==> design.v <==
module fir #(
    parameter TAPS = 32,
    parameter DECIMATION = 8,
    parameter DATA_SIZE = 32,
    parameter [TAPS*DATA_SIZE-1:0] GLOBAL_COEFF = '0,
    parameter UNROLL = 16
) (
    input   logic clock,
    input   logic reset,
    input   logic [DATA_SIZE-1:0] x_in,   
    output   logic x_rd_en,
    input  logic x_empty,
    output  logic y_wr_en,
    input   logic y_out_full,
    output  logic [DATA_SIZE-1:0] y_out 
);
typedef enum logic[2:0] {
    INIT, 
    COMPUTE, 
    WRITE
} state_t;
state_t state, next_state;
logic [0:TAPS-1] [DATA_SIZE-1:0] shift_reg;
logic [0:TAPS-1][DATA_SIZE-1:0] shift_reg_c;
logic [$clog2(DECIMATION)-1:0] decimation_counter, decimation_counter_c;
logic [$clog2(TAPS)-1:0] taps_counter, taps_counter_c;
logic [0:UNROLL-1][DATA_SIZE-1:0] tap_value, tap_value_c;
logic signed [0:UNROLL-1][DATA_SIZE-1:0] product, product_c;
logic [0:UNROLL-1][DATA_SIZE-1:0] y_sum, y_sum_c; 
logic last_cycle, last_cycle_c;
logic [$clog2(TAPS)-1:0] coefficient_counter, coefficient_counter_c;
logic [DATA_SIZE-1:0] total_sum;
logic [0:TAPS-1][DATA_SIZE-1:0] coeff;
assign coeff = GLOBAL_COEFF;
function logic signed [DATA_SIZE-1:0] DEQUANTIZE(logic signed [DATA_SIZE-1:0] val);
    if (val < 0) begin
        DEQUANTIZE = DATA_SIZE'(-(-val >>> 10));
    end else begin
        DEQUANTIZE = DATA_SIZE'(val >>> 10);
    end
endfunction
always_ff @(posedge clock or posedge reset) begin
    if (reset == 1'b1) begin
        state <= INIT;       
        product <= '0;
        last_cycle <= '0;
        coefficient_counter <= '0;
        taps_counter <= '0;        
        decimation_counter <= '0;       
        y_sum <= '0;
        tap_value <= '0;
        shift_reg <= '0;
    end else begin
        taps_counter <= taps_counter_c;
        coefficient_counter <= coefficient_counter_c;
        shift_reg <= shift_reg_c;
        state <= next_state;  
        y_sum <= y_sum_c;
        tap_value <= tap_value_c;
        product <= product_c;
        last_cycle <= last_cycle_c;        
        decimation_counter <= decimation_counter_c;
    end
end
always_comb begin
    next_state = state;
    x_rd_en = 1'b0;
    y_wr_en = 1'b0;
    decimation_counter_c = decimation_counter;
    shift_reg_c = shift_reg;
    taps_counter_c = taps_counter;
    y_sum_c = y_sum;
    tap_value_c = tap_value;
    product_c = product;
    last_cycle_c = last_cycle;
    coefficient_counter_c = coefficient_counter;
    total_sum = '0;
    y_out = '0;
    case(state)
        INIT: begin
            if (x_empty == 1'b0) begin
                x_rd_en = 1'b1;
                shift_reg_c[1:TAPS-1] = shift_reg[0:TAPS-2];
                shift_reg_c[0] = x_in;
                decimation_counter_c = decimation_counter + 1'b1;
                if (decimation_counter == DECIMATION - 1) begin
                    next_state = COMPUTE;
                    for (int i = 0; i < UNROLL; i++) begin
                        tap_value_c[i] = shift_reg_c[i];
                    end  
                    taps_counter_c = taps_counter + UNROLL;
                end else begin
                    next_state = INIT;
                end
            end
        end
        COMPUTE: begin
            if (last_cycle == 1'b0) begin
                for (int i = 0; i < UNROLL; i++) begin 
                    product_c[i] = $signed(tap_value[i]) * $signed(coeff[TAPS-coefficient_counter-i-1]);
                end
                if (taps_counter != UNROLL) begin
                    for (int i = 0; i < UNROLL; i++) begin
                        y_sum_c[i] = $signed(y_sum[i]) + DEQUANTIZE(product[i]);
                    end
                end
                taps_counter_c = taps_counter + UNROLL;
                coefficient_counter_c = coefficient_counter + UNROLL;
                for (int i = 0; i < UNROLL; i++)
                    tap_value_c[i] = shift_reg[taps_counter+i];
                if (taps_counter == 0) begin
                    last_cycle_c = 1'b1;
                end
            end else begin
                for (int i = 0; i < UNROLL; i++) begin
                    y_sum_c[i] = $signed(y_sum[i]) + DEQUANTIZE(product[i]);
                end  
                last_cycle_c = 1'b0;
                next_state = WRITE;
            end            
        end
        WRITE: begin
            if (y_out_full == 1'b0) begin
                y_wr_en = 1'b1;
                total_sum = '0;
                for (int i = 0; i < UNROLL; i++) begin
                    total_sum = $signed(total_sum) + $signed(y_sum[i]);
                end
                y_out = total_sum;
                taps_counter_c = '0;
                coefficient_counter_c = '0;
                decimation_counter_c = '0;
                y_sum_c = '0;
                next_state = INIT;
            end
        end
        default: begin
            next_state = INIT;
            x_rd_en = 1'bx;
            y_wr_en = 1'bx;
            y_out = 'x;
            decimation_counter_c = 'x;
            taps_counter_c = 'x;
            y_sum_c = 'x;
            shift_reg_c = 'x;
            product_c = 'x;
            last_cycle_c = 'x;
            coefficient_counter_c = 'x;
            tap_value_c = 'x;
        end
    endcase
end
endmodule
module fm_lpr_fir (
    input  logic        clock,
    input  logic        reset,
    input  logic [31:0] x_in,
    output logic        x_rd_en,
    input  logic        x_empty,
    output logic [31:0] y_out,
    input  logic        y_out_full,
    output logic        y_wr_en
);
localparam AUDIO_LPR_COEFF_TAPS = 32;
localparam [AUDIO_LPR_COEFF_TAPS*32-1:0] AUDIO_LPR_COEFFS = {
    32'hfffffffd, 32'hfffffffa, 32'hfffffff4, 32'hffffffed, 32'hffffffe5, 32'hffffffdf, 32'hffffffe2, 32'hfffffff3,
    32'h00000015, 32'h0000004e, 32'h0000009b, 32'h000000f9, 32'h0000015d, 32'h000001be, 32'h0000020e, 32'h00000243,
    32'h00000243, 32'h0000020e, 32'h000001be, 32'h0000015d, 32'h000000f9, 32'h0000009b, 32'h0000004e, 32'h00000015,
    32'hfffffff3, 32'hffffffe2, 32'hffffffdf, 32'hffffffe5, 32'hffffffed, 32'hfffffff4, 32'hfffffffa, 32'hfffffffd
};
fir #(
    .TAPS(AUDIO_LPR_COEFF_TAPS),
    .DECIMATION(8),
    .DATA_SIZE(32),
    .GLOBAL_COEFF(AUDIO_LPR_COEFFS),
    .UNROLL(4)
) fir_lpr_inst (
    .clock(clock),
    .reset(reset),
    .x_in(x_in),
    .x_rd_en(x_rd_en),
    .x_empty(x_empty),
    .y_out(y_out),
    .y_out_full(y_out_full),
    .y_wr_en(y_wr_en)
);
endmodule
==> run.sh <==
#!/bin/bash
# the make line also repeats each setting of config.mk as NAME=value (left out here)
make -C /OpenROAD-flow-scripts/flow DESIGN_CONFIG=/design/flow/config.mk WORK_HOME=/design/flow/orfs CLKGATE_MAP_FILE= finish
==> config.mk <==
export PLATFORM = sky130hd
export DESIGN_NAME = fm_lpr_fir
export DESIGN_NICKNAME = fm_lpr_fir
export VERILOG_FILES = /design/flow/design.v
export SDC_FILE = /design/flow/constraint.sdc
export NUM_CORES = 4
export LEC_CHECK = 0
export ABC_AREA = 1
export CAP_MARGIN = 35
export CELL_PAD_IN_SITES_DETAIL_PLACEMENT = 0
export CORE_MARGIN = 2
export CORE_UTILIZATION = 72
export CTS_CLUSTER_SIZE = 98
export MAX_ROUTING_LAYER = met4
export PLACE_DENSITY_LB_ADDON = 0.19
export SETUP_SLACK_MARGIN = 1.39
export SLEW_MARGIN = 20
export TNS_END_PERCENT = 45
==> constraint.sdc <==
create_clock -name core_clock -period 8.9 [get_ports {clock}]
set_input_delay 1.7800 -clock core_clock [delete_from_list [all_inputs] [get_ports {clock}]]
set_output_delay 1.7800 -clock core_clock [all_outputs]
set_load 0.01 [all_outputs]
==> job_summary.md, run 1 <==
## PnR job results

| Metric | Value |
|---|---|
| CP endpoint | fir_lpr_inst.product[126] |
| Initial core utilization | 0.723 |
| Routed Wire Length | 409000 um |
| XOR/XNOR Fraction of Synth Area | 0.0173 |
| Clock Sinks | between 1000 and 1500 |
| Status | complete, no violations |
| Largest family of logic cells by area | adder cells |
| Worst setup path startpoint | fir_lpr_inst.coefficient_counter[2] |
| IO Count | approximately 70 |
| Final Core Density | 0.806 |
| R2r startpoint | fir_lpr_inst.coefficient_counter[2] |
| Vias in the first global route | 109000 |
| Worst hold path startpoint | fir_lpr_inst.product[4] |
| MUX share of area | 0.00137 |
| Max FO, Critical Path | 6 |
| Hold-critical path depth | 2 |
| Area Growth Syn to Fin | 11.6% |
| Late-Pin Clk Latency | around 920 ps |
| Synth Area in Simple Gates | 0.156 |
| Synth Register Bits | 1421 |
| TritonCTS clock tree | built |
| DRC errors left | 0 |
| Number of H-tree levels | 4 |
| Clk slew on worst S/H paths | 70 ps |
| Vias/cell | 6.08 |
| CP Depth | 38 |
| # hold bufs at CTS | 0 |
| Top cells by instance count after synthesis | inv_1 (2880), nand2_1 (2434), nor2_1 (1888), o21ai_0 (1537), fa_1 (1496) |
| Post-route ant nets | 0 |
| Placed Instances | 17800 |
| Dominant cell area share | 0.277 |
| Reg2reg end | fir_lpr_inst.product[126] |
| Setup Skew | 71.5 ps |
| GR Overflow Total | 0 |
| RSZ-0062 raised after global routing | true |
| Nets | approximately 18000 |
| Final Instance Area | around 140000 um2 |
| DR vias | approximately 110k |
| Die W | 426 um |
| Non-Filler Instances | 18300 |
| Max-capacitance violation count | 0 |
| CP bufs+invs | 13 |
| Largest net degree at the start of global routing | 296 |
| Total tool warning count | 98 |
| Mapped Nets | 18100 |
| Cells on worst reg2reg path | 38 |
| DP Area | 132000 um2 |
| Synthesized instance count | ~16000 |
| Core area | 178000 um2 |
| Port bufs | 69 |
| Yosys cell count | around 16000 |
| Worst Path Required | about 9700 ps |
| Final setup fails | 0 |
| Crit. End Element | flip-flop |
| Top-count cell post-synth | inv_1 |
| 1st-iter DRT viols | 14100 |
| Asr flop ratio synth | 1.00 |
| Max incr delay on CP | 550 ps |
| Tmin final | roughly 8700 ps |
| CP dominant cell by count | fa_1 |
| Die height | 426 um |
| Post-synth seq share | 0.277 |
| Max-slew headroom | 0.213 |
| CTS Root Cell | clkbuf_16 |
| Synth warn | 1 |
| Gp weighted congestion | ~1.0 |
| Die ar. | 182000 um2 |
| Fillers | between 10000 and 15000 |
| Clock Tree Buf Depth | 3 |
| Synth area leaders | dfrtp_1 (28%), fa_1 (23%), inv_1 (8.4%), ha_1 (7.2%), nand2_1 (7.1%) |
| Post-Syn Area per Cell | between 8 and 9 um2 |
| Detailed Routing Iterations Pass 1 | 9 |
| Arr. time, crit path | 9440 ps |
| First-pass GRT wire length | 619000 um |
| Slowest stage cell, crit path | fa_2 |
| Yosys cell types | 70 |
| Pins Over Slew Limit | 0 |
| Main flop type | dfrtp_1 |
| Worst-margin pin slew | 1180 ps |
| Wire length per cell | between 20 and 25 um |
| GRT Resource Usage Total | 0.461 |
| Critical path class | flip-flop to flip-flop |
| FMAX | 115 MHz |
| Reg2reg setup slack | 230 ps |
| Post-synth EDFFs | 0 |
| TritonCTS Buffers | 156 |
| Detail Placement HPWL | 293000 um |
| Hold Crit Class | flip-flop to flip-flop |
| Post-Syn Area | approximately 130000 um2 |
| Crit path max-delay family | adder cells |
| Final Hold Violating Endpoints | 0 |
| Initial antenna violation count | 16 |
| Worst hold endpoint | fir_lpr_inst.product[4] |
| Crit start category | flip-flop |
| Rows | 155 |
| Adder Area Share | 0.305 |
| Final worst path period share | 0.974 |
| Largest area contributor in the netlist | dfrtp_1 |
| Chip Area, Yosys | 129000 um2 |
| Synth Area in Compound Gates | 0.138 |
timing repair:
action | in CTS | in global routing
endpoints found under the setup margin | 78 | 85
resized | 540 | 366
buffers inserted | 157 | 99
cloned | 17 | 0
pin swaps | 224 | 216
metrics by stage:
step	worst slack, ps	hold WS (ps)	TNS, ps
floorplan	-12550	450	-
global placement	-15.1	465	-15.1
detailed placement	-242	465	-951
CTS	603	483	0
global route	4.73	496	0
finish	230	479	0
layer usage:
layer / vias up / track usage / routed length, um
met5: - / - / 0
li1: 49600 / - / -
met2: 6568 / 0.668 / 179000
met1: 53500 / 0.582 / 148000
met3: 1746 / 0.121 / 49000
met4: 0 / 0.284 / 33000
cell type report:
cell class / count / area [um2] / share of cell area
Antenna cell: 15 / 37.5 / 0.000262
Clock inverter: 63 / 1080 / 0.00755
Clock buffer: 213 / 4430 / 0.0309
Inverter: 2924 / 11100 / 0.0776
Multi-Input combinational cell: 10700 / 82300 / 0.574
Timing Repair Buffer: 599 / 5910 / 0.0412
Tap cell: 2355 / 2950 / 0.0205
Timing Repair inverter: 3 / 20.0 / 0.000140
Sequential cell: 1421 / 35600 / 0.248
==> run 2: changes to the inputs <==
ABC_AREA = not set   (was 1)
CAP_MARGIN = 20   (was 35)
CELL_PAD_IN_SITES_DETAIL_PLACEMENT = not set   (was 0)
CORE_UTILIZATION = 70   (was 72)
CTS_CLUSTER_SIZE = 25   (was 98)
MAX_ROUTING_LAYER = not set   (was met4)
PLACE_DENSITY_LB_ADDON = not set   (was 0.19)
SETUP_SLACK_MARGIN = -0.43   (was 1.39)
TNS_END_PERCENT = not set   (was 45)
clock period = 6.82 ns   (was 8.9 ns; I/O delays follow)
==> run 2 against run 1 <==
The layout now fails its checks (negative setup slack). Critical path depth is 3 lower. Clock skew is 2.0 ps lower. Non-clock buffer count is 661 higher. Synthesized cell count is 11% lower. Final area is 2.1% higher. Register-to-register slack worse by 2400 ps. Core utilization is 0.40 points higher. Wire length is 9.7% lower. Largest cell class unchanged. Via count is 8.4% lower. Setup slack worse by 2400 ps.
==> job_summary.md, run 2 <==
## PnR job results

| Metric | Value |
|---|---|
| Status | complete, but fails checks |
| Layout check faults | negative setup slack |
| TritonCTS clock tree | built |
| Main flop type | dfrtp_1 |
| Core area | 181000 um2 (+1.6%) |
| Non-Filler Instances | 17300 (-5.5%) |
| Arr. time, crit path | 9630 ps (+190 ps) |
| DRC errors left | 0 (unchanged) |
| CP dominant cell by count | fa_1 |
| Placed Instances | 16900 (-4.8%) |
| Largest family of logic cells by area | adder cells |
| Routed Wire Length | 369000 um (-9.7%) |
| Yosys cell types | 101 (+44%) |
| 1st-iter DRT viols | 9763 (-31%) |
| First-pass GRT wire length | 581000 um (-6.1%) |
| Port bufs | 69 (unchanged) |
| Final setup fails | 101 (+101) |
| Largest area contributor in the netlist | dfrtp_1 |
| Max incr delay on CP | 560 ps (about the same) |
| Worst hold endpoint | fir_lpr_inst.product[66] |
| Worst-margin pin slew | 1310 ps (+130 ps) |
| Post-Syn Area | 127000 um2 (-0.91%) |
| Clock Sinks | 1421 (unchanged) |
| Synth Area in Compound Gates | 0.0617 (-0.0760) |
| Asr flop ratio synth | 1.00 (unchanged) |
| Synth Area in Simple Gates | 0.190 (+0.0343) |
| Gp weighted congestion | 0.998 (-4.5%) |
| R2r startpoint | fir_lpr_inst.coefficient_counter[2] |
| Post-synth seq share | 0.279 (+0.00253) |
| Worst hold path startpoint | fir_lpr_inst.product[66] |
| Top cells by instance count after synthesis | nand2_1 (4443), inv_1 (1834), fa_1 (1496), dfrtp_1 (1420), ha_1 (737) |
| Yosys cell count | 14100 (-11%) |
| Tmin final | 8970 ps (+300 ps) |
| Final setup margin | -2150 ps (-2380 ps) |
| Final Core Density | 0.810 (+0.00401) |
| Mapped Nets | 16400 (-9.4%) |
| Max FO, Critical Path | 9 (+3) |
| Crit start category | flip-flop |
| # hold bufs at CTS | 0 (unchanged) |
| GRT Resource Usage Total | 0.404 (-0.0573) |
| Rows | 156 (+0.65%) |
| Chip Area, Yosys | 127000 um2 (-0.91%) |
| FMAX | 111 MHz (-3.3%) |
| CP endpoint | fir_lpr_inst.product[127] |
| Largest net degree at the start of global routing | 257 (-13%) |
| Slowest stage cell, crit path | fa_1 |
| Area Growth Syn to Fin | 15.0% |
| Nets | 17100 (-5.7%) |
| Crit. End Element | flip-flop |
| Post-Syn Area per Cell | 9.03 um2 (+11%) |
| Die height | 431 um (+0.95%) |
| CP bufs+invs | 10 (-3) |
| Initial core utilization | 0.705 (-0.0181) |
| Critical path class | flip-flop to flip-flop |
| Setup Skew | 69.4 ps (-2.04 ps) |
| Final Hold Violating Endpoints | 0 (unchanged) |
| Vias in the first global route | 106000 (-2.1%) |
| Cells on worst reg2reg path | 35 (-7.9%) |
| Total tool warning count | 87 (-11%) |
| Synth Register Bits | 1421 (unchanged) |
| RSZ-0062 raised after global routing | true |
| CP Depth | 35 (-7.9%) |
| XOR/XNOR Fraction of Synth Area | 0.0364 (+0.0192) |
| Top-count cell post-synth | nand2_1 |
| Synth warn | 1 (unchanged) |
| Vias/cell | 5.89 (-3.1%) |
| Pins Over Slew Limit | 0 (unchanged) |
| Dominant cell area share | 0.279 (+0.00253) |
| Post-synth EDFFs | 0 (unchanged) |
| Die ar. | 185000 um2 (+1.9%) |
| Late-Pin Clk Latency | 830 ps (-90 ps) |
| IO Count | 70 (unchanged) |
| Reg2reg setup slack | -2150 ps (-2380 ps) |
| Die W | 431 um (+0.95%) |
| Clock Tree Buf Depth | 3 (unchanged) |
| TritonCTS Buffers | 152 (-2.6%) |
| Max-slew headroom | 0.126 (-0.0864) |
| Hold Crit Class | flip-flop to flip-flop |
| Setup TNS | -118140 ps (-118140 ps) |
| Hold WS | 477 ps (-1.88 ps) |
| Reg2reg end | fir_lpr_inst.product[127] |
| Post-route ant nets | 0 (unchanged) |
| Number of H-tree levels | 4 (unchanged) |
| Synthesized instance count | 14100 (-11%) |
| Detailed Routing Iterations Pass 1 | 11 (+2) |
| GR Overflow Total | 0 (unchanged) |
| CTS Root Cell | clkbuf_16 |
| Worst setup path startpoint | fir_lpr_inst.coefficient_counter[2] |
| Max-capacitance violation count | 0 (unchanged) |
| Clk slew on worst S/H paths | 60 ps (about the same) |
| Worst Path Required | 7480 ps (-2190 ps) |
| Detail Placement HPWL | 278000 um (-5.1%) |
| Initial antenna violation count | 37 (+21) |
| Hold-critical path depth | 2 (unchanged) |
| Synth area leaders | dfrtp_1 (28%), fa_1 (24%), nand2_1 (13%), ha_1 (7.2%), inv_1 (5.4%) |
| Adder Area Share | 0.308 (+0.00279) |
| MUX share of area | 0.0498 (+0.0484) |
| Final worst path period share | 1.32 (+0.341) |
| DR vias | 102000 (-8.4%) |
| Crit path max-delay family | adder cells |
| Wire length per cell | 21.3 um (-4.4%) |
## run 2: timing repair
item,CTS,global route
setup endpoints to repair,87,92
gates resized,255,328
buffers inserted,59,64
cloned,2,7
pin swaps,120,184
## run 2: final cells by class
class | count | area, um2
diodes | 13 | 32.5
well taps | 2370 | 2970
flip-flops and latches | 1421 | 35600
multi-input cells | 10200 | 84500
inverters | 1837 | 6910
repair buffers | 1260 | 11000
clock inverters | 68 | 1060
clock buffers | 209 | 4410
fillers | 11300 | 34300
## run 2: layer usage
layer	GRT usage	wire length, um
met1	0.525	140000
met2	0.641	172000
met3	0.0836	31600
met4	0.222	25200
met5	0	145
## run 2: metrics by stage
| step | instance area, um2 | worst slack, ps |
|---|---|---|
| 6_report | 146000 | -2150 |
| 5_1_grt | 146000 | -2470 |
| 4_1_cts | 144000 | -1910 |
| 3_5_place_dp | 137000 | -2380 |
| 3_3_place_gp | 137000 | -2250 |
| 2_1_floorplan | 127000 | -14210 |
==> run 3: changes to the inputs <==
ABC_AREA = 1   (was not set)
CELL_PAD_IN_SITES_DETAIL_PLACEMENT = 0   (was not set)
CORE_UTILIZATION = 67   (was 70)
CTS_CLUSTER_SIZE = 59   (was 25)
SETUP_SLACK_MARGIN = 3.16   (was -0.43)
TNS_END_PERCENT = 45   (was not set)
clock period = 12.0 ns   (was 6.82 ns; I/O delays follow)
==> run 3 against run 2 <==
The run now finishes clean. Sequential share of layout area is 1.3 points higher. First-iteration DRC count is 23% higher. Wire length is 13% higher. Flip-flop count stayed put. Final cell count is 5.2% higher. Register-to-register slack better by 5400 ps.
==> job_summary.md, run 3 <==
## PnR job results

| Metric | Value |
|---|---|
| Arr. time, crit path | 9600 ps (-30 ps) |
| Status | complete, no violations |
| Setup TNS | 0 ps (+118140 ps) |
| Worst-margin pin slew | 1360 ps (+44.9 ps) |
| Die ar. | 195000 um2 (+5.4%) |
| Post-synth seq share | 0.277 (-0.00253) |
| Worst hold path startpoint | fir_lpr_inst.shift_reg[204] |
| Final Hold Violating Endpoints | 0 (unchanged) |
| Initial antenna violation count | 32 (-14%) |
| Hold Crit Class | flip-flop to flip-flop |
| Hold WS | 474 ps (-3.52 ps) |
| CP dominant cell by count | fa_1 |
| Clock Tree Buf Depth | 3 (unchanged) |
| Synth Register Bits | 1421 (unchanged) |
| DR vias | 110000 (+7.7%) |
| Pins Over Slew Limit | 0 (unchanged) |
| Vias/cell | 6.03 (+2.4%) |
| Detailed Routing Iterations Pass 1 | 11 (unchanged) |
| DRC errors left | 0 (unchanged) |
| Synth area leaders | dfrtp_1 (28%), fa_1 (23%), inv_1 (8.4%), ha_1 (7.2%), nand2_1 (7.1%) |
| Hold-critical path depth | 2 (unchanged) |
| Fillers | 14300 (+27%) |
| Dominant cell area share | 0.277 (-0.00253) |
| Synth warn | 1 (unchanged) |
| Critical path class | flip-flop to flip-flop |
| Wire length per cell | 22.8 um (+7.2%) |
| IO Count | 70 (unchanged) |
| Die W | 442 um (+2.7%) |
| Detail Placement HPWL | 314000 um (+13%) |
| Synth Area in Simple Gates | 0.156 (-0.0343) |
| Post-synth EDFFs | 0 (unchanged) |
| Late-Pin Clk Latency | 930 ps (+100 ps) |
| RSZ-0062 raised after global routing | true |
| Worst Path Required | 12830 ps (+5350 ps) |
| R2r startpoint | fir_lpr_inst.coefficient_counter[2] |
| Final setup margin | 3230 ps (+5380 ps) |
| Rows | 160 (+2.6%) |
| Worst hold endpoint | fir_lpr_inst.shift_reg[172] |
| Tmin final | 8770 ps (-198 ps) |
| Gp weighted congestion | 1.06 (+5.8%) |
| Asr flop ratio synth | 1.00 (unchanged) |
| Area Growth Syn to Fin | 8.29% |
| CP Depth | 40 (+14%) |
| GR Overflow Total | 0 (unchanged) |
| Routed Wire Length | 416000 um (+13%) |
| MUX share of area | 0.00137 (-0.0484) |
| Initial core utilization | 0.675 (-0.0296) |
| Largest net degree at the start of global routing | 288 (+12%) |
| Crit start category | flip-flop |
| Max-capacitance violation count | 0 (unchanged) |
| Yosys cell types | 70 (-31%) |
| 1st-iter DRT viols | 12000 (+23%) |
| Final worst path period share | 0.731 (-0.584) |
| Total tool warning count | 131 (+51%) |
| TritonCTS Buffers | 155 (+2.0%) |
| Adder Area Share | 0.305 (-0.00279) |
| CP bufs+invs | 7 (-3) |
| Yosys cell count | 15800 (+12%) |
| Largest family of logic cells by area | adder cells |
| XOR/XNOR Fraction of Synth Area | 0.0173 (-0.0192) |
| Crit path max-delay family | adder cells |
| Number of H-tree levels | 4 (unchanged) |
| Max-slew headroom | 0.0962 (-0.0299) |
| Clock Sinks | 1421 (unchanged) |
| Core area | 190000 um2 (+5.3%) |
| Port bufs | 69 (unchanged) |
| Largest area contributor in the netlist | dfrtp_1 |
| Slowest stage cell, crit path | fa_1 |
| Post-route ant nets | 0 (unchanged) |
| DP Area | 131000 um2 (-4.8%) |
| Max incr delay on CP | 600 ps (+40 ps) |
| CP endpoint | fir_lpr_inst.product[95] |
| Synth Area in Compound Gates | 0.138 (+0.0760) |
| Worst setup path startpoint | fir_lpr_inst.coefficient_counter[2] |
| Crit. End Element | flip-flop |
| Post-Syn Area per Cell | 8.13 um2 (-9.9%) |
| Synthesized instance count | 15800 (+12%) |
| Final setup fails | 0 (-100%) |
| Reg2reg end | fir_lpr_inst.product[95] |
| Mapped Nets | 18100 (+10%) |
| Top-count cell post-synth | inv_1 |
| First-pass GRT wire length | 630000 um (+8.4%) |
| Pre-CTS WS | 1560 ps (+3940 ps) |
| Clk slew on worst S/H paths | 70 ps (about the same) |
| Chip Area, Yosys | 129000 um2 (+0.91%) |
| Setup Skew | 135 ps (+65.2 ps) |
| Vias in the first global route | 108000 (+2.0%) |
| Top cells by instance count after synthesis | inv_1 (2880), nand2_1 (2434), nor2_1 (1888), o21ai_0 (1537), fa_1 (1496) |
| CTS Root Cell | clkbuf_16 |
| Max FO, Critical Path | 5 (-4) |
| Cells on worst reg2reg path | 40 (+14%) |
| FMAX | 114 MHz (+2.3%) |
| Main flop type | dfrtp_1 |
| Final Instance Area | 139000 um2 (-5.0%) |
| Post-Syn Area | 129000 um2 (+0.91%) |
| TritonCTS clock tree | built |
| Reg2reg setup slack | 3230 ps (+5380 ps) |
| GRT Resource Usage Total | 0.422 (+0.0179) |
| Nets | 17800 (+4.4%) |
| Die height | 442 um (+2.7%) |
[run 3: final cells by class]
class	count	area, um2	area share
inverter	2924	11200	0.0803
antenna	17	42.5	0.000306
clock inverter	69	1010	0.00726
timing repair inverter	9	65.1	0.000468
tap	2511	3140	0.0226
sequential	1421	35600	0.256
clock buffer	211	4330	0.0311
timing repair buffer	308	3200	0.0230
multi-input combinational	10800	80600	0.579
[run 3: per-stage QoR]
stage | util | instances
global route | 0.731 | 18200
CTS | 0.720 | 18100
detailed placement | 0.687 | 17800
finish | 0.731 | 18200
floorplan | - | 15800
global placement | 0.687 | 17800
[run 3: routing by layer]
metal | up-vias | part of all wire | global-route usage
li1 | 49000 | - | -
met1 | 53600 | 0.37 | 0.535
met2 | 5788 | 0.44 | 0.640
met3 | 1436 | 0.12 | 0.132
met4 | 24 | 0.074 | 0.246
met5 | - | 0.00037 | 0
[run 3: repair_timing]
action                     4_1_cts  5_1_grt
gates resized                  145      275
setup endpoints to repair       73       46
hold endpoints to repair         0        0
hold buffers                     0        0
setup buffers                   36       83
pin swaps                       15       83
cloned                          12       17
==> run 4: changes to the inputs <==
CELL_PAD_IN_SITES_DETAIL_PLACEMENT = not set   (was 0)
CORE_UTILIZATION = 68   (was 67)
CTS_CLUSTER_SIZE = not set   (was 59)
SETUP_SLACK_MARGIN = not set   (was 3.16)
TNS_END_PERCENT = not set   (was 45)
clock period = 12.2 ns   (was 12.0 ns; I/O delays follow)
==> run 4 against run 3 <==
Clock skew down 70 ps. Setup slack worse by 1600 ps. Via count fell by 1.1%.
==> job_summary.md, run 4 <==
## PnR job results

| Metric | Value |
|---|---|
| TritonCTS clock tree | built |
| Tmin final | 10570 ps (+1800 ps) |
| Routed Wire Length | 407000 um (-2.2%) |
| Crit path max-delay family | adder cells |
| Status | complete, no violations |
| Cells on worst reg2reg path | 36 (-10%) |
| Final worst path period share | 0.867 (+0.136) |
| Largest net degree at the start of global routing | 315 (+9.4%) |
| Fillers | 14300 (+0.042%) |
| Post-synth seq share | 0.277 (unchanged) |
| First-pass GRT wire length | 625000 um (-0.86%) |
| CTS Root Cell | clkbuf_16 |
| Final Core Density | 0.725 (-0.00609) |
| Die height | 439 um (-0.73%) |
| XOR/XNOR Fraction of Synth Area | 0.0173 (unchanged) |
| Mapped Nets | 18100 (unchanged) |
| Worst hold path startpoint | fir_lpr_inst.product[67] |
| Top cells by instance count after synthesis | inv_1 (2880), nand2_1 (2434), nor2_1 (1888), o21ai_0 (1537), fa_1 (1496) |
| Arr. time, crit path | 11230 ps (+1630 ps) |
| FMAX | 94.6 MHz (-17%) |
| Initial core utilization | 0.684 (+0.00928) |
| Synth Area in Simple Gates | 0.156 (unchanged) |
| Post-synth EDFFs | 0 (unchanged) |
| Area Growth Syn to Fin | 5.93% |
| Post-Syn Area | 129000 um2 (unchanged) |
| Hold-critical path depth | 2 (unchanged) |
| Slowest stage cell, crit path | clkinv_1 |
| Synth area leaders | dfrtp_1 (28%), fa_1 (23%), inv_1 (8.4%), ha_1 (7.2%), nand2_1 (7.1%) |
| Placed Instances | 17800 (-0.11%) |
| Detailed Routing Iterations Pass 1 | 19 (+8) |
| Hold Crit Class | flip-flop to flip-flop |
| Total tool warning count | 144 (+9.9%) |
| Setup TNS | 0 ps (unchanged) |
| Postcts setup bufs | 0 (-100%) |
| Asr flop ratio synth | 1.00 (unchanged) |
| Max-capacitance violation count | 0 (unchanged) |
| Hold WS | 482 ps (+7.93 ps) |
| Synth warn | 1 (unchanged) |
| Vias/cell | 6.02 (-0.21%) |
| Worst hold endpoint | fir_lpr_inst.product[67] |
| MUX share of area | 0.00137 (unchanged) |
| Reg2reg setup slack | 1630 ps (-1600 ps) |
| Synth Area in Compound Gates | 0.138 (unchanged) |
| Wire length per cell | 22.5 um (-1.3%) |
| Top-count cell post-synth | inv_1 |
| Die W | 439 um (-0.73%) |
| Max FO, Critical Path | 26 (+21) |
| Main flop type | dfrtp_1 |
| Max-slew headroom | 0.179 (+0.0828) |
| Final setup fails | 0 (unchanged) |
| CP bufs+invs | 9 (+2) |
| TritonCTS Buffers | 153 (-1.3%) |
| Nets | 17700 (-0.86%) |
| # hold bufs at CTS | 0 (unchanged) |
| Gp weighted congestion | 1.05 (-0.28%) |
| Post-Syn Area per Cell | 8.13 um2 (unchanged) |
| Reg2reg end | fir_lpr_inst.product[118] |
| Largest family of logic cells by area | adder cells |
| Clk slew on worst S/H paths | 70 ps (about the same) |
| Chip Area, Yosys | 129000 um2 (unchanged) |
| Vias in the first global route | 108000 (-0.44%) |
| Synthesized instance count | 15800 (unchanged) |
| Largest area contributor in the netlist | dfrtp_1 |
| Crit start category | flip-flop |
| Worst setup path startpoint | fir_lpr_inst.coefficient_counter[2] |
| Setup Skew | 64.7 ps (-69.9 ps) |
| R2r startpoint | fir_lpr_inst.coefficient_counter[2] |
| Number of H-tree levels | 4 (unchanged) |
| Clock Tree Buf Depth | 3 (unchanged) |
| Pins Over Slew Limit | 0 (unchanged) |
| CP Depth | 36 (-10%) |
| Clock Sinks | 1421 (unchanged) |
| Final Hold Violating Endpoints | 0 (unchanged) |
| 1st-iter DRT viols | 12700 (+5.5%) |
| Worst-margin pin slew | 1220 ps (-140 ps) |
| Yosys cell types | 70 (unchanged) |
| Port bufs | 69 (unchanged) |
| Post-route ant nets | 0 (unchanged) |
| Adder Area Share | 0.305 (unchanged) |
| Yosys cell count | 15800 (unchanged) |
| RSZ-0062 raised after global routing | false |
| Crit. End Element | flip-flop |
| DRC errors left | 0 (unchanged) |
| Initial antenna violation count | 34 (+6.3%) |
| Non-Filler Instances | 18100 (-0.94%) |
| Late-Pin Clk Latency | 850 ps (-80 ps) |
| GRT Resource Usage Total | 0.426 (+0.00474) |
| CP dominant cell by count | inv_1 |
| GR Overflow Total | 0 (unchanged) |
| Worst Path Required | 12850 ps (+20 ps) |
| IO Count | 70 (unchanged) |
| Synth Register Bits | 1421 (unchanged) |
| Die ar. | 192000 um2 (-1.5%) |
| Max incr delay on CP | 750 ps (+150 ps) |
| Detail Placement HPWL | 314000 um (about the same) |
| Core area | 188000 um2 (-1.4%) |
| Rows | 159 (-0.63%) |
| Critical path class | flip-flop to flip-flop |
| Post-CTS sizing | 0 (-100%) |
| Dominant cell area share | 0.277 (unchanged) |
| CP endpoint | fir_lpr_inst.product[118] |
| DR vias | 109000 (-1.1%) |
-- run 4: cell type report --
class | instances | area, um2 | share of cell area
clock buffers | 207 | 4330 | 0.0318
clock inverters | 67 | 998 | 0.00733
multi-input cells | 10700 | 79300 | 0.583
flip-flops and latches | 1421 | 35600 | 0.261
inverters | 2924 | 11000 | 0.0809
repair buffers | 174 | 1700 | 0.0125
diodes | 19 | 47.5 | 0.000349
well taps | 2495 | 3120 | 0.0229
-- run 4: per-stage QoR --
stage	area, um2	setup slack [ps]
global route	136000	1090
CTS	136000	1890
global placement	131000	2120
finish	136000	1630
floorplan	129000	-9910
detailed placement	131000	1960
-- run 4: metal layers --
metal	wire length, um	track usage
met2	180000	0.649
met3	45700	0.115
met5	146	0
met4	28700	0.255
met1	152000	0.549
==> run 5: changes to the inputs <==
ABC_AREA = not set   (was 1)
CORE_ASPECT_RATIO = 0.93   (was not set)
CORE_UTILIZATION = 70   (was 68)
GPL_ROUTABILITY_DRIVEN = 0   (was not set)
HOLD_SLACK_MARGIN = 0.14   (was not set)
PLACE_DENSITY_LB_ADDON = 0.26   (was not set)
SLEW_MARGIN = 30   (was 20)
TNS_END_PERCENT = 95   (was not set)
clock period = 12.3 ns   (was 12.2 ns; I/O delays follow)
==> run 5 against run 4 <==
Sequential share of layout area grew 0.22 points. Highest routed layer unchanged. Wire length down 18%. Critical path type unchanged. Flip-flop count did not move. Clock skew up 24 ps.
==> job_summary.md, run 5 <==
## PnR job results

| Metric | Value |
|---|---|
| Yosys cell types | 101 (+44%) |
| CP bufs+invs | 11 (+2) |
| Reg2reg setup slack | 720 ps (-900 ps) |
| Hold WS | 470 ps (-11.2 ps) |
| Port bufs | 69 (unchanged) |
| Worst-margin pin slew | 1080 ps (-140 ps) |
| Largest family of logic cells by area | adder cells |
| DRC errors left | 0 (unchanged) |
| Fillers | 12000 (-16%) |
| Nets | 16000 (-9.4%) |
| Die ar. | 185000 um2 (-3.7%) |
| Clock Tree Buf Depth | 3 (unchanged) |
| Area Growth Syn to Fin | 6.02% (about the same) |
| Clock Sinks | 1421 (unchanged) |
| Core area | 180000 um2 (-4.1%) |
| TritonCTS Buffers | 150 (-2.0%) |
| Slowest stage cell, crit path | a21boi_4 |
| Yosys cell count | 14100 (-11%) |
| Post-synth EDFFs | 0 (unchanged) |
| Synth Area in Simple Gates | 0.190 (+0.0343) |
| Arr. time, crit path | 12190 ps (+960 ps) |
| Late-Pin Clk Latency | 850 ps (about the same) |
| Number of H-tree levels | 4 (unchanged) |
| Worst hold endpoint | fir_lpr_inst.product[32] |
| R2r startpoint | fir_lpr_inst.coefficient_counter[2] |
| Setup TNS | 0 ps (unchanged) |
| First-pass GRT wire length | 542000 um (-13%) |
| Dominant cell area share | 0.279 (+0.00253) |
| Chip Area, Yosys | 127000 um2 (-0.91%) |
| Synth warn | 1 (unchanged) |
| Post-Syn Area | 127000 um2 (-0.91%) |
| Max FO, Critical Path | 36 (+38%) |
| Tmin final | 11580 ps (+1000 ps) |
| Total tool warning count | 97 (-33%) |
| # hold bufs at CTS | 0 (unchanged) |
| Post-CTS sizing | 0 (unchanged) |
| Largest net degree at the start of global routing | 261 (-17%) |
| Main flop type | dfrtp_1 |
| IO Count | 70 (unchanged) |
| Synth area leaders | dfrtp_1 (28%), fa_1 (24%), nand2_1 (13%), ha_1 (7.2%), inv_1 (5.4%) |
| Max-slew headroom | 0.282 (+0.103) |
| Detailed Routing Iterations Pass 1 | 6 (-13) |
| Detail Placement HPWL | 252000 um (-20%) |
| Final setup fails | 0 (unchanged) |
| Die W | 446 um (+1.7%) |
| GR Overflow Total | 0 (unchanged) |
| Reg2reg end | fir_lpr_inst.product[31] |
| Adder Area Share | 0.308 (+0.00279) |
| GRT Resource Usage Total | 0.371 (-0.0553) |
| Largest area contributor in the netlist | dfrtp_1 |
| Initial antenna violation count | 16 (-53%) |
| Asr flop ratio synth | 1.00 (unchanged) |
| Hold Crit Class | flip-flop to flip-flop |
| RSZ-0062 raised after global routing | false |
| MUX share of area | 0.0498 (+0.0484) |
| Worst setup path startpoint | fir_lpr_inst.coefficient_counter[2] |
| Post-Syn Area per Cell | 9.03 um2 (+11%) |
| Setup Skew | 88.4 ps (+23.7 ps) |
| Top-count cell post-synth | nand2_1 |
| Synth Area in Compound Gates | 0.0617 (-0.0760) |
| CP endpoint | fir_lpr_inst.product[31] |
| Die height | 415 um (-5.3%) |
| CP dominant cell by count | fa_1 |
| DR vias | 97700 (-10%) |
| Post-synth seq share | 0.279 (+0.00253) |
| Final worst path period share | 0.941 (+0.0744) |
| Cells on worst reg2reg path | 36 (unchanged) |
| Routed Wire Length | 335000 um (-18%) |
| Initial core utilization | 0.707 (+0.0225) |
| Max incr delay on CP | 770 ps (+20 ps) |
| Synthesized instance count | 14100 (-11%) |
| Hold-critical path depth | 2 (unchanged) |
| Post-route ant nets | 0 (unchanged) |
| Final Instance Area | 135000 um2 (-0.83%) |
| Wire length per cell | 20.6 um (-8.5%) |
| Top cells by instance count after synthesis | nand2_1 (4443), inv_1 (1834), fa_1 (1496), dfrtp_1 (1420), ha_1 (737) |
| Worst hold path startpoint | fir_lpr_inst.product[32] |
| 1st-iter DRT viols | 10200 (-20%) |
| Mapped Nets | 16400 (-9.4%) |
| Worst Path Required | 12910 ps (+60 ps) |
| Status | complete, no violations |
| Synth Register Bits | 1421 (unchanged) |
| Register area | 35600 um2 (about the same) |
| Crit. End Element | flip-flop |
| Postcts setup bufs | 0 (unchanged) |
| XOR/XNOR Fraction of Synth Area | 0.0364 (+0.0192) |
| CP Depth | 36 (unchanged) |
| Max-capacitance violation count | 0 (unchanged) |
| Vias/cell | 6.02 (about the same) |
| FMAX | 86.4 MHz (-8.7%) |
| Logic area | 82400 um2 (+3.9%) |
| Critical path class | flip-flop to flip-flop |
| TritonCTS clock tree | built |
| Clk slew on worst S/H paths | 60 ps (about the same) |
| Crit start category | flip-flop |
| Vias in the first global route | 102000 (-5.6%) |
| DP Area | 130000 um2 (-0.88%) |
| Pins Over Slew Limit | 0 (unchanged) |
| CTS Root Cell | clkbuf_16 |
| Crit path max-delay family | adder cells |
| Rows | 150 (-5.7%) |
| Final Hold Violating Endpoints | 0 (unchanged) |
==> run 5: final cells by class <==
type,instances,area share
diodes,4,0.0000741
clock buffers,214,0.0328
clock inverters,59,0.00627
inverters,1837,0.0512
multi-input cells,10200,0.611
flip-flops and latches,1421,0.263
well taps,2356,0.0218
repair buffers,188,0.0139
==> run 5: metal layers <==
metal / track usage / wire (um) / up-vias
met5: 0 / 107 / -
met1: 0.490 / 127000 / 48800
met4: 0.182 / 18900 / 16
met2: 0.587 / 157000 / 4666
li1: - / - / 43200
met3: 0.0819 / 32000 / 1051
==> run 5: per-stage QoR <==
| step | util | setup WS, ps | cells |
|---|---|---|---|
| floorplan | - | -9830 | 14100 |
| global placement | 0.719 | 1130 | 15900 |
| detailed placement | 0.719 | 780 | 15900 |
| CTS | 0.748 | 705 | 16200 |
| global route | 0.749 | 240 | 16200 |
| finish | 0.749 | 723 | 16200 |
==> run 6: changes to the inputs <==
CELL_PAD_IN_SITES_DETAIL_PLACEMENT = 1   (was not set)
CORE_ASPECT_RATIO = not set   (was 0.93)
CORE_MARGIN = 10   (was 2)
CORE_UTILIZATION = 16   (was 70)
CTS_CLUSTER_SIZE = 68   (was not set)
HOLD_SLACK_MARGIN = 0.23   (was 0.14)
MIN_ROUTING_LAYER = met2   (was not set)
PLACE_DENSITY_LB_ADDON = not set   (was 0.26)
SLEW_MARGIN = 0   (was 30)
TNS_END_PERCENT = 60   (was 95)
clock period = 7.6 ns   (was 12.3 ns; I/O delays follow)
==> run 6 against run 5 <==
The flow now stops in global routing. Synthesized cell count unchanged. Die size rose to 4.5 times the previous value. Synthesized area is the same.
==> job_summary.md, run 6 <==
## Implementation flow summary

| Metric | Value |
|---|---|
| Dominant cell area share | 0.279 (unchanged) |
| Synth Area in Simple Gates | 0.190 (unchanged) |
| Chip Area, Yosys | 127000 um2 (unchanged) |
| Largest area contributor in the netlist | dfrtp_1 |
| Largest family of logic cells by area | adder cells |
| Number of H-tree levels | 4 (unchanged) |
| Status | did not finish |
| Port bufs | 69 (unchanged) |
| Post-Syn Area | 127000 um2 (unchanged) |
| Synth Register Bits | 1421 (unchanged) |
| Detail Placement HPWL | 318000 um (+26%) |
| Clock Sinks | 1421 (unchanged) |
| GRT Resource Usage Total | 0.190 |
| Synth warn | 1 (unchanged) |
| Post-Syn Area per Cell | 9.03 um2 (unchanged) |
| Initial core utilization | 0.161 (-0.546) |
| Clock Tree Buf Depth | 4 (+1) |
| Die ar. | 832000 um2 (+350%) |
| CTS Root Cell | clkbuf_16 |
| Rows | 327 (+120%) |
| Error | [ERROR GRT-0232] Routing congestion too high. Check the congestion heatmap in the GUI. |
| Adder Area Share | 0.308 (unchanged) |
| Pre-CTS WS | -2190 ps (-2970 ps) |
| Post-synth seq share | 0.279 (unchanged) |
| Synth Area in Compound Gates | 0.0617 (unchanged) |
| MUX share of area | 0.0498 (unchanged) |
| Top-count cell post-synth | nand2_1 |
| XOR/XNOR Fraction of Synth Area | 0.0364 (unchanged) |
| IO Count | 70 (unchanged) |
| Core area | 793000 um2 (+340%) |
| Die W | 912 um (+100%) |
| Asr flop ratio synth | 1.00 (unchanged) |
| Yosys cell count | 14100 (unchanged) |
| Yosys cell types | 101 (unchanged) |
| Synth area leaders | dfrtp_1 (28%), fa_1 (24%), nand2_1 (13%), ha_1 (7.2%), inv_1 (5.4%) |
| Main flop type | dfrtp_1 |
| GR Overflow Total | 18 |
| Die height | 912 um (+120%) |
| Last step reached | global routing |
| Mapped Nets | 16400 (unchanged) |
| Post-synth EDFFs | 0 (unchanged) |
| TritonCTS Buffers | 169 (+13%) |
| Top cells by instance count after synthesis | nand2_1 (4443), inv_1 (1834), fa_1 (1496), dfrtp_1 (1420), ha_1 (737) |
| Synthesized instance count | 14100 (unchanged) |
-- run 6: layer usage --
| metal | GRT overflow | GRT usage |
|---|---|---|
| met5 | 1 | 0.119 |
| met4 | 2 | 0.118 |
| met3 | 13 | 0.219 |
| met2 | 2 | 0.209 |
| met1 | - | - |
-- run 6: what timing repair did --
| item | 4_1_cts |
|---|---|
| gates resized | 519 |
| buffers inserted | 126 |
| pin swaps | 278 |
| gates cloned | 6 |
| hold buffers | 0 |
| endpoints found under the hold margin | 0 |
| endpoints found under the setup margin | 87 |
-- run 6: metrics by stage --
step	instance area, um2	hold slack, ps	setup TNS (ps)	std cells
after floorplan	127000	440	-	14100
after global placement	147000	455	-74580	25000
after detailed placement	147000	462	-90350	25000
after CTS	156000	476	-56140	25400
==> run 7: changes to the inputs <==
CELL_PAD_IN_SITES_DETAIL_PLACEMENT = not set   (was 1)
CORE_MARGIN = 2   (was 10)
CORE_UTILIZATION = 70   (was 16)
CTS_CLUSTER_SIZE = 25   (was 68)
GPL_ROUTABILITY_DRIVEN = not set   (was 0)
HOLD_SLACK_MARGIN = 0.29   (was 0.23)
MIN_ROUTING_LAYER = not set   (was met2)
SETUP_SLACK_MARGIN = 2.29   (was not set)
SLEW_MARGIN = 20   (was 0)
TNS_END_PERCENT = not set   (was 60)
clock period = 7.82 ns   (was 7.6 ns; I/O delays follow)
==> run 7 against run 6 <==
Now fails the layout checks on negative setup slack. Synthesized area unchanged. Die size decreased by 78%. Synthesized cell count unchanged.
==> job_summary.md, run 7 <==
## PnR job results

| Metric | Value |
|---|---|
| Die height | 431 um (-53%) |
| CP bufs+invs | 11 |
| GR Overflow Total | 0 |
| Max FO, Critical Path | 6 |
| Asr flop ratio synth | 1.00 (unchanged) |
| Largest family of logic cells by area | adder cells |
| Mapped Nets | 16400 (unchanged) |
| Total tool warning count | about 110 |
| Slowest stage cell, crit path | fa_1 |
| Worst setup path startpoint | fir_lpr_inst.coefficient_counter[3] |
| Rows | 156 (-52%) |
| Critical path class | flip-flop to flip-flop |
| Synth Area in Simple Gates | 0.190 (unchanged) |
| Synth area leaders | dfrtp_1 (28%), fa_1 (24%), nand2_1 (13%), ha_1 (7.2%), inv_1 (5.4%) |
| Yosys cell types | 101 (unchanged) |
| Final setup margin | -1160 ps |
| Final Core Density | 0.812 |
| CP Depth | 33 |
| Die W | 431 um (-53%) |
| Worst Path Required | 8470 ps |
| Worst hold endpoint | fir_lpr_inst.shift_reg[21] |
| DRC errors left | 0 |
| Final Instance Area | 147000 um2 |
| Initial core utilization | 0.705 (+0.544) |
| Top-count cell post-synth | nand2_1 |
| Final worst path period share | 1.15 |
| Status | complete, but fails checks |
| DR vias | 102000 |
| Initial antenna violation count | 29 |
| Gp weighted congestion | 1.01 |
| Fillers | 11200 |
| Largest net degree at the start of global routing | 254 |
| Reg2reg end | fir_lpr_inst.product[125] |
| Post-synth EDFFs | 0 (unchanged) |
| Worst hold path startpoint | fir_lpr_inst.shift_reg[21] |
| MUX share of area | 0.0498 (unchanged) |
| DP Area | 136000 um2 (-7.3%) |
| Max incr delay on CP | 610 ps |
| Crit path max-delay family | adder cells |
| Clk slew on worst S/H paths | 70 ps |
| Hold WS | between 400 and 500 ps |
| Late-Pin Clk Latency | 850 ps |
| TritonCTS clock tree | built |
| Synth Area in Compound Gates | 0.0617 (unchanged) |
| 1st-iter DRT viols | 9407 |
| Post-Syn Area per Cell | 9.03 um2 (unchanged) |
| Chip Area, Yosys | 127000 um2 (unchanged) |
| RSZ-0062 raised after global routing | true |
| Post-Syn Area | 127000 um2 (unchanged) |
| Die ar. | 185000 um2 (-78%) |
| Max-slew headroom | 0.149 |
| Detail Placement HPWL | 270000 um (-15%) |
| CTS Root Cell | clkbuf_16 |
| Clock Sinks | 1421 (unchanged) |
| Area Growth Syn to Fin | 15.3% |
| Arr. time, crit path | 9630 ps |
| Max-capacitance violation count | 0 |
| Largest area contributor in the netlist | dfrtp_1 |
| Yosys cell count | 14100 (unchanged) |
| Tmin final | 8980 ps |
| Core area | 181000 um2 (-77%) |
| TritonCTS Buffers | 153 (-9.5%) |
| Worst-margin pin slew | 1280 ps |
| First-pass GRT wire length | 577000 um |
| Routed Wire Length | 370000 um |
| Layout check faults | negative setup slack |
| Crit start category | flip-flop |
| Hold Crit Class | flip-flop to flip-flop |
| Number of H-tree levels | 4 (unchanged) |
| CP dominant cell by count | fa_1 |
| IO Count | 70 (unchanged) |
| Synthesized instance count | 14100 (unchanged) |
| Pins Over Slew Limit | 0 |
| Top cells by instance count after synthesis | nand2_1 (4443), inv_1 (1834), fa_1 (1496), dfrtp_1 (1420), ha_1 (737) |
| Cells on worst reg2reg path | 33 |
| Reg2reg setup slack | -1160 ps |
| Pre-CTS WS | -1370 ps (+827 ps) |
| Final setup fails | 72 |
| Port bufs | 69 (unchanged) |
| FMAX | 111 MHz |
| Synth Register Bits | 1421 (unchanged) |
| Detailed Routing Iterations Pass 1 | 6 |
| Dominant cell area share | 0.279 (unchanged) |
| Post-route ant nets | 0 |
| Synth warn | 1 (unchanged) |
| Main flop type | dfrtp_1 |
| Crit. End Element | flip-flop |
| XOR/XNOR Fraction of Synth Area | 0.0364 (unchanged) |
| Vias in the first global route | 106000 |
| Clock Tree Buf Depth | 3 (-1) |
| Hold-critical path depth | 2 |
| Wire length per cell | 21.5 um |
| Post-synth seq share | 0.279 (unchanged) |
| CP endpoint | fir_lpr_inst.product[125] |
| Vias/cell | 5.91 |
| R2r startpoint | fir_lpr_inst.coefficient_counter[3] |
| GRT Resource Usage Total | 0.400 |
| Adder Area Share | 0.308 (unchanged) |
| Final Hold Violating Endpoints | 0 |
| # hold bufs at CTS | 0 (unchanged) |
| Setup Skew | 85.2 ps |
| Nets | 17000 |
run 7: what timing repair did:
item                       CTS  global route
resized                    466           469
gates cloned                 8             7
buffers inserted            79            92
pin swaps                  242           319
setup endpoints to repair  176           192
run 7: per-stage QoR:
stage	setup TNS, ps	std cells
detailed placement	-55030	16800
floorplan	-	14100
finish	-43250	17200
global placement	-47590	16800
CTS	-31220	17100
global route	-59500	17200
run 7: per-layer routing:
| metal | GRT usage | up-vias | share of wire | wire, um |
|---|---|---|---|---|
| met2 | 0.644 | 4372 | 0.47 | 175000 |
| met4 | 0.212 | 32 | 0.065 | 23900 |
| met1 | 0.515 | 51100 | 0.38 | 139000 |
| met5 | 0 | - | 0.00053 | 196 |
| met3 | 0.0839 | 1142 | 0.085 | 31400 |
| li1 | - | 45200 | - | - |
run 7: cell type report:
| cell class | instances | area, um2 | area share |
|---|---|---|---|
| Multi-Input combinational cell | 10200 | 85500 | 0.582 |
| Sequential cell | 1421 | 35600 | 0.242 |
| Timing Repair Buffer | 1160 | 10500 | 0.0713 |
| Inverter | 1837 | 6920 | 0.0471 |
| Clock buffer | 211 | 4420 | 0.0301 |
| Tap cell | 2370 | 2970 | 0.0202 |
| Clock inverter | 68 | 960 | 0.00653 |
| Antenna cell | 14 | 35.0 | 0.000239 |
==> run 8: changes to the inputs <==
CORE_UTILIZATION = 72   (was 70)
CTS_CLUSTER_DIAMETER = 53   (was not set)
CTS_CLUSTER_SIZE = not set   (was 25)
HOLD_SLACK_MARGIN = not set   (was 0.29)
MAX_ROUTING_LAYER = met4   (was not set)
PLACE_DENSITY = 0.36   (was not set)
SETUP_SLACK_MARGIN = 2.16   (was 2.29)
clock period = 7.32 ns   (was 7.82 ns; I/O delays follow)
==> run 8 against run 7 <==
Still fails the layout checks on negative setup slack. Flip-flop count unchanged. Via count increased by 2.4%.
==> job_summary.md, run 8 <==
## PnR job results

| Metric | Value |
|---|---|
| Register area | 35600 um2 (about the same) |
| DR vias | 104000 (+2.4%) |
| Crit start category | flip-flop |
| CP dominant cell by count | fa_1 |
| Max FO, Critical Path | 6 (unchanged) |
| Main flop type | dfrtp_1 |
| Tmin final | 9090 ps (+111 ps) |
| Wire length per cell | 22.2 um (+3.3%) |
| DRC errors left | 0 (unchanged) |
| Cells on worst reg2reg path | 36 (+9.1%) |
| Asr flop ratio synth | 1.00 (unchanged) |
| Post-synth EDFFs | 0 (unchanged) |
| Fillers | 9998 (-10%) |
| Yosys cell count | 14100 (unchanged) |
| Die ar. | 180000 um2 (-2.8%) |
| GRT Resource Usage Total | 0.440 (+0.0403) |
| Initial antenna violation count | 30 (+3.4%) |
| FMAX | 110 MHz (-1.2%) |
| Final Instance Area | 147000 um2 (+0.16%) |
| Nets | 17100 (+0.44%) |
| MUX share of area | 0.0498 (unchanged) |
| Worst setup path startpoint | fir_lpr_inst.coefficient_counter[3] |
| Gr busiest metal | met2 |
| XOR/XNOR Fraction of Synth Area | 0.0364 (unchanged) |
| Worst hold endpoint | fir_lpr_inst.product[32] |
| IO Count | 70 (unchanged) |
| Critical path class | flip-flop to flip-flop |
| Synth Area in Compound Gates | 0.0617 (unchanged) |
| CP endpoint | fir_lpr_inst.product[95] |
| Detailed Routing Iterations Pass 1 | 9 (+3) |
| Routed Wire Length | 383000 um (+3.7%) |
| CP Depth | 36 (+9.1%) |
| Met1 GRT Util | 0.551 (+0.0361) |
| Port bufs | 69 (unchanged) |
| Grt met2 use | 0.681 (+0.0372) |
| Vias in the first global route | 109000 (+2.8%) |
| Synth warn | 1 (unchanged) |
| Final worst path period share | 1.24 (+0.0937) |
| RSZ-0062 raised after global routing | true |
| DP Area | 136000 um2 (+0.32%) |
| Hold Crit Class | flip-flop to flip-flop |
| Logic area | 84800 um2 (-0.83%) |
| Hold-critical path depth | 2 (unchanged) |
| Slowest stage cell, crit path | fa_1 |
| Post-route ant nets | 0 (unchanged) |
| Gp weighted congestion | 1.01 (+0.16%) |
| Total tool warning count | 93 (-15%) |
| Synth Area in Simple Gates | 0.190 (unchanged) |
| Max-capacitance violation count | 0 (unchanged) |
| Met3 GRT Util | 0.0869 (+0.00295) |
| R2r startpoint | fir_lpr_inst.coefficient_counter[3] |
| Final Hold Violating Endpoints | 0 (unchanged) |
| Status | complete, but fails checks |
| CP bufs+invs | 11 (unchanged) |
| Arr. time, crit path | 9770 ps (+140 ps) |
| CTS Root Cell | clkbuf_16 |
| Reg2reg end | fir_lpr_inst.product[95] |
| Crit. End Element | flip-flop |
| Area Growth Syn to Fin | 15.5% |
| First-pass GRT wire length | 595000 um (+3.1%) |
| Mapped Nets | 16400 (unchanged) |
| Dominant cell area share | 0.279 (unchanged) |
| TritonCTS clock tree | built |
| Clock Tree Buf Depth | 3 (unchanged) |
| Vias/cell | 6.03 (+2.0%) |
| Worst Path Required | 8000 ps (-470 ps) |
| Top cells by instance count after synthesis | nand2_1 (4443), inv_1 (1834), fa_1 (1496), dfrtp_1 (1420), ha_1 (737) |
| # hold bufs at CTS | 0 (unchanged) |
| Adder Area Share | 0.308 (unchanged) |
| Hold WS | 470 ps (-4.12 ps) |
| Late-Pin Clk Latency | 870 ps (+20 ps) |
| Chip Area, Yosys | 127000 um2 (unchanged) |
| Yosys cell types | 101 (unchanged) |
| Final setup fails | 85 (+18%) |
| Die W | 425 um (-1.4%) |
| Synthesized instance count | 14100 (unchanged) |
| Post-Syn Area | 127000 um2 (unchanged) |
| Detail Placement HPWL | 276000 um (+2.4%) |
| Max-slew headroom | 0.159 (+0.0101) |
| Number of H-tree levels | 4 (unchanged) |
| Pins Over Slew Limit | 0 (unchanged) |
| Top-count cell post-synth | nand2_1 |
| Synth Register Bits | 1421 (unchanged) |
| Setup Skew | 77.3 ps (-7.87 ps) |
| Largest net degree at the start of global routing | 235 (-7.5%) |
| Largest family of logic cells by area | adder cells |
| Largest area contributor in the netlist | dfrtp_1 |
| Worst hold path startpoint | fir_lpr_inst.product[32] |
| GR Overflow Total | 0 (unchanged) |
| TritonCTS Buffers | 161 (+5.2%) |
| Core area | 176000 um2 (-2.7%) |
| Clk slew on worst S/H paths | 60 ps (about the same) |
| Layout check faults | negative setup slack |
| Worst-margin pin slew | 1260 ps (-15.2 ps) |
| Die height | 425 um (-1.4%) |
| Initial core utilization | 0.724 (+0.0193) |
| Synth area leaders | dfrtp_1 (28%), fa_1 (24%), nand2_1 (13%), ha_1 (7.2%), inv_1 (5.4%) |
| Post-Syn Area per Cell | 9.03 um2 (unchanged) |
| Post-synth seq share | 0.279 (unchanged) |
| Rows | 154 (-1.3%) |
| 1st-iter DRT viols | 10800 (+14%) |
| Final setup margin | -1770 ps (-611 ps) |
| Clock Sinks | 1421 (unchanged) |
| Max incr delay on CP | 560 ps (-50 ps) |
| Reg2reg setup slack | -1770 ps (-610 ps) |
| Crit path max-delay family | adder cells |
run 8: cell type report:
type,count,area share
antenna,28,0.000476
timing repair buffer,1226,0.0755
sequential,1421,0.242
tap,2340,0.0199
clock buffer,214,0.0311
multi-input combinational,10200,0.576
inverter,1837,0.0470
clock inverter,77,0.00763
run 8: metal layers:
layer,part of all wire,wire length (um),vias to the layer above
li1,-,-,45400
met1,0.37,142000,52100
met2,0.47,180000,5340
met3,0.091,35100,1395
met4,0.069,26500,0
met5,0,0,-
run 8: repair_timing:
item                                    4_1_cts  5_1_grt
endpoints found under the hold margin         0        0
cloned                                       14        6
pin swaps                                   198      245
resized                                     383      375
setup buffers                               105       75
endpoints found under the setup margin      186      210
run 8: through the flow:
| step | setup WS [ps] | util | std cells | TNS [ps] |
|---|---|---|---|---|
| after floorplan | -13810 | - | 14100 | - |
| after global placement | -1850 | 0.775 | 16800 | -81810 |
| after detailed placement | -1930 | 0.775 | 16800 | -93390 |
| after CTS | -1370 | 0.823 | 17200 | -67000 |
| after global routing | -2010 | 0.836 | 17300 | -114850 |
| final | -1770 | 0.836 | 17300 | -93100 |
==> run 9: changes to the inputs <==
CAP_MARGIN = 15   (was 20)
CTS_CLUSTER_DIAMETER = not set   (was 53)
MAX_ROUTING_LAYER = not set   (was met4)
PLACE_DENSITY = not set   (was 0.36)
SETUP_SLACK_MARGIN = not set   (was 2.16)
clock period = 9.33 ns   (was 7.32 ns; I/O delays follow)
==> run 9 against run 8 <==
Now clean on timing, DRC and antenna. Wire length fell by 12%. Hold slack is essentially flat.
==> job_summary.md, run 9 <==
## PnR job results

| Metric | Value |
|---|---|
| Yosys cell types | 101 (unchanged) |
| Cells on worst reg2reg path | 33 (-8.3%) |
| Largest net degree at the start of global routing | 268 (+14%) |
| Final setup margin | 312 ps (+2090 ps) |
| Routed Wire Length | 338000 um (-12%) |
| Number of H-tree levels | 4 (unchanged) |
| Die height | 425 um (unchanged) |
| Max-capacitance violation count | 0 (unchanged) |
| Logic area | 82700 um2 (-2.5%) |
| Largest family of logic cells by area | adder cells |
| Register area | 35600 um2 (about the same) |
| Hold-critical path depth | 2 (unchanged) |
| Post-route ant nets | 0 (unchanged) |
| Crit. End Element | flip-flop |
| Worst hold path startpoint | fir_lpr_inst.product[32] |
| Worst hold endpoint | fir_lpr_inst.product[32] |
| Status | complete, no violations |
| Final Core Density | 0.773 (-0.0628) |
| Post-Syn Area | 127000 um2 (unchanged) |
| Max-slew headroom | 0.195 (+0.0359) |
| Port bufs | 69 (unchanged) |
| CP endpoint | fir_lpr_inst.product[59] |
| TritonCTS clock tree | built |
| Detail Placement HPWL | 256000 um (-7.5%) |
| Fillers | 12100 (+21%) |
| Clk slew on worst S/H paths | 60 ps (about the same) |
| Vias in the first global route | 100000 (-8.1%) |
| Clock Sinks | 1421 (unchanged) |
| Crit path max-delay family | adder cells |
| XOR/XNOR Fraction of Synth Area | 0.0364 (unchanged) |
| Total tool warning count | 97 (+4.3%) |
| CP Depth | 33 (-8.3%) |
| CP dominant cell by count | fa_1 |
| Hold Crit Class | flip-flop to flip-flop |
| TritonCTS Buffers | 153 (-5.0%) |
| Arr. time, crit path | 9680 ps (-90 ps) |
| Nets | 16100 (-5.6%) |
| Vias/cell | 5.91 (-1.9%) |
| GR Overflow Total | 0 (unchanged) |
| GRT Resource Usage Total | 0.388 (-0.0527) |
| Die W | 425 um (unchanged) |
| DRC errors left | 0 (unchanged) |
| Crit start category | flip-flop |
| Final setup fails | 0 (-100%) |
| MUX share of area | 0.0498 (unchanged) |
| Rows | 154 (unchanged) |
| Asr flop ratio synth | 1.00 (unchanged) |
| Post-Syn Area per Cell | 9.03 um2 (unchanged) |
| Hold WS | 470 ps (+0.0130 ps) |
| Post-synth EDFFs | 0 (unchanged) |
| Synth area leaders | dfrtp_1 (28%), fa_1 (24%), nand2_1 (13%), ha_1 (7.2%), inv_1 (5.4%) |
| Core area | 176000 um2 (unchanged) |
| Synth Register Bits | 1421 (unchanged) |
| Synth warn | 1 (unchanged) |
| Detailed Routing Iterations Pass 1 | 6 (-3) |
| CP bufs+invs | 9 (-2) |
| Pre-CTS WS | -4.56 ps (+1930 ps) |
| FMAX | 111 MHz (+0.84%) |
| Clock Tree Buf Depth | 3 (unchanged) |
| Adder Area Share | 0.308 (unchanged) |
| 1st-iter DRT viols | 8810 (-18%) |
| Top cells by instance count after synthesis | nand2_1 (4443), inv_1 (1834), fa_1 (1496), dfrtp_1 (1420), ha_1 (737) |
[run 9: routing by layer]
| metal | vias to the layer above | GRT usage | share of wire |
|---|---|---|---|
| li1 | 43400 | - | - |
| met1 | 48500 | 0.521 | 0.40 |
| met2 | 3739 | 0.613 | 0.47 |
| met3 | 817 | 0.0741 | 0.080 |
| met4 | 4 | 0.190 | 0.057 |
| met5 | - | 0 | 0.000074 |
[run 9: timing repair]
item,in CTS,in global routing
gates resized,1,87
pin swaps,0,8
cloned,0,1
hold buffers,0,0
setup endpoints to repair,2,31
buffers inserted,0,12
[run 9: cell type report]
class                           count  area share
Inverter                         1837      0.0508
Antenna cell                       10    0.000184
Timing Repair Buffer              273      0.0196
Clock buffer                      221      0.0327
Sequential cell                  1421       0.261
Clock inverter                     55     0.00601
Tap cell                         2340      0.0215
Multi-Input combinational cell  10200       0.608
